==> inputs of job 5951 <==
==> flow/design.v <==
module ALU(
    input [31:0] A, B,
    input [2:0] ALUControl,
    output Carry, OverFlow, Zero, Negative,
    output [31:0] Result
);
    wire [31:0] B_inv;
    wire [32:0] Sum_result;
    wire is_sub;
    assign is_sub = (ALUControl == 3'b001);
    assign B_inv = is_sub ? ~B : B;
    assign Sum_result = A + B_inv + is_sub;
    reg [31:0] Result_reg;
    reg Cout_reg, OverFlow_reg;
    always @(*) begin
        Result_reg = 32'h0;
        Cout_reg = 1'b0;
        OverFlow_reg = 1'b0;
        case (ALUControl)
            3'b000: begin  
                Result_reg = Sum_result[31:0];
                Cout_reg = Sum_result[32];
                OverFlow_reg = (A[31] == B[31]) && (Result_reg[31] != A[31]);
            end
            3'b001: begin  
                Result_reg = Sum_result[31:0];
                Cout_reg = Sum_result[32];
                OverFlow_reg = (A[31] != B[31]) && (Result_reg[31] != A[31]);
            end
            3'b010: Result_reg = A & B;    
            3'b011: Result_reg = A | B;    
            3'b100: Result_reg = A ^ B;    
            3'b101: Result_reg = ($signed(A) < $signed(B)) ? 32'b1 : 32'b0;  
            3'b110: Result_reg = A << B[4:0];  
            3'b111: Result_reg = A >> B[4:0];  
            default: Result_reg = 32'h0;
        endcase
    end
    assign Result   = Result_reg;
    assign Zero     = (Result_reg == 32'b0);
    assign Negative = Result_reg[31];
    assign Carry    = Cout_reg;
    assign OverFlow = OverFlow_reg;
endmodule
`timescale 1ns / 1ps
module ALU_ft (
    input              clk,
    input              rst,
    input      [31:0]  A,
    input      [31:0]  B,
    input      [2:0]   ALUControl,
    output reg [31:0]  Result,
    output reg         Zero,
    output reg         Carry,
    output reg         OverFlow,
    output reg         Negative,
    output reg         fault_detected_out
);
    wire [31:0] alu_res;
    wire alu_z, alu_c, alu_v, alu_n;
    ALU u_alu (
        .A(A),
        .B(B),
        .ALUControl(ALUControl),
        .Result(alu_res),
        .Zero(alu_z),
        .Carry(alu_c),
        .OverFlow(alu_v),
        .Negative(alu_n)
    );
    reg [31:0] res_t1;
    reg [31:0] res_t2;
    localparam STAGE1 = 2'b00;
    localparam STAGE2 = 2'b01;
    localparam STAGE3 = 2'b10;
    reg [1:0] state;
    always @(posedge clk or negedge rst) begin
        if (!rst) begin
            state              <= STAGE1;
            fault_detected_out <= 1'b0;
            res_t1             <= 32'b0;
            res_t2             <= 32'b0;
            Result             <= 32'b0;
            Zero               <= 1'b0;
            Carry              <= 1'b0;
            OverFlow           <= 1'b0;
            Negative           <= 1'b0;
        end
        else begin
            case (state)
                STAGE1: begin
                    res_t1 <= alu_res;           
                    fault_detected_out <= 1'b0;
                    state <= STAGE2;
                end
                STAGE2: begin
                    res_t2 <= alu_res;           
                    if (res_t2 == res_t1) begin
                        Result   <= alu_res;
                        Zero     <= alu_z;
                        Carry    <= alu_c;
                        OverFlow <= alu_v;
                        Negative <= alu_n;
                        state    <= STAGE1;
                    end
                    else begin
                        fault_detected_out <= 1'b1;
                        state <= STAGE3;
                    end
                end
                STAGE3: begin
                    Result   <= alu_res;
                    Zero     <= alu_z;
                    Carry    <= alu_c;
                    OverFlow <= alu_v;
                    Negative <= alu_n;
                    state <= STAGE1;
                end
            endcase
        end
    end
endmodule
==> flow/run.sh <==
#!/bin/bash
# the make line also repeats each setting of config.mk as NAME=value (left out here)
make -C /OpenROAD-flow-scripts/flow DESIGN_CONFIG=/design/flow/config.mk WORK_HOME=/design/flow/orfs CLKGATE_MAP_FILE= finish
==> flow/config.mk <==
export PLATFORM = sky130hd
export DESIGN_NAME = ALU_ft
export DESIGN_NICKNAME = ALU_ft
export VERILOG_FILES = /design/flow/design.v
export SDC_FILE = /design/flow/constraint.sdc
export NUM_CORES = 4
export LEC_CHECK = 0
export ABC_AREA = 1
export CAP_MARGIN = 30
export CELL_PAD_IN_SITES_DETAIL_PLACEMENT = 2
export CELL_PAD_IN_SITES_GLOBAL_PLACEMENT = 2
export CORE_MARGIN = 4
export CORE_UTILIZATION = 55
export CTS_CLUSTER_DIAMETER = 302
export CTS_CLUSTER_SIZE = 62
export GPL_TIMING_DRIVEN = 0
export HOLD_SLACK_MARGIN = 0.18
export MAX_ROUTING_LAYER = met4
export PLACE_DENSITY_LB_ADDON = 0.15
export SLEW_MARGIN = 30
==> flow/constraint.sdc <==
create_clock -name core_clock -period 3.15 [get_ports {clk}]
set_input_delay 0.6300 -clock core_clock [delete_from_list [all_inputs] [get_ports {clk}]]
set_output_delay 0.6300 -clock core_clock [all_outputs]
set_load 0.01 [all_outputs]
==> job 6722: changes against job 5951 <==
Settings changed: ABC_AREA 1 to unset, CELL_PAD_IN_SITES_DETAIL_PLACEMENT 2 to unset, CELL_PAD_IN_SITES_GLOBAL_PLACEMENT 2 to unset, CORE_MARGIN 4 to 2, CORE_UTILIZATION 55 to 64, CTS_CLUSTER_DIAMETER 302 to 354, CTS_CLUSTER_SIZE 62 to 98, GPL_TIMING_DRIVEN 0 to unset, HOLD_SLACK_MARGIN 0.18 to unset, MAX_ROUTING_LAYER met4 to unset, PLACE_DENSITY set to 0.35, PLACE_DENSITY_LB_ADDON 0.15 to unset, SETUP_SLACK_MARGIN set to -0.23.
==> flow/constraint.sdc (replaced) <==
create_clock -name core_clock -period 2.51 [get_ports {clk}]
set_input_delay 0.5020 -clock core_clock [delete_from_list [all_inputs] [get_ports {clk}]]
set_output_delay 0.5020 -clock core_clock [all_outputs]
set_load 0.01 [all_outputs]
==> job 6522: changes against job 5951 <==
Settings changed: ABC_AREA 1 to unset, CELL_PAD_IN_SITES_DETAIL_PLACEMENT 2 to unset, CELL_PAD_IN_SITES_GLOBAL_PLACEMENT 2 to unset, CORE_MARGIN 4 to 2, CORE_UTILIZATION 55 to 70, CTS_CLUSTER_DIAMETER 302 to unset, CTS_CLUSTER_SIZE 62 to unset, GPL_TIMING_DRIVEN 0 to unset, HOLD_SLACK_MARGIN 0.18 to unset, MAX_ROUTING_LAYER met4 to unset, PLACE_DENSITY_LB_ADDON 0.15 to unset, SETUP_SLACK_MARGIN set to 0.24.
==> flow/constraint.sdc (replaced) <==
create_clock -name core_clock -period 1.88 [get_ports {clk}]
set_input_delay 0.3760 -clock core_clock [delete_from_list [all_inputs] [get_ports {clk}]]
set_output_delay 0.3760 -clock core_clock [all_outputs]
set_load 0.01 [all_outputs]
==> summary of the runs <==
Synthesized area: job 6522 is higher than job 5951 (3.8%). Synthesized cell count: job 6522 is smaller than job 5951 (23%). Of job 6522 and job 5951, job 5951 has the higher die area (gap about 22%, measured against job 5951). Job 6522 did not get past clock tree synthesis. Job 5951 aborted during global placement without I/O (FLW-0024). Job 6722 never finished: it broke off in global routing, error GRT-0116.
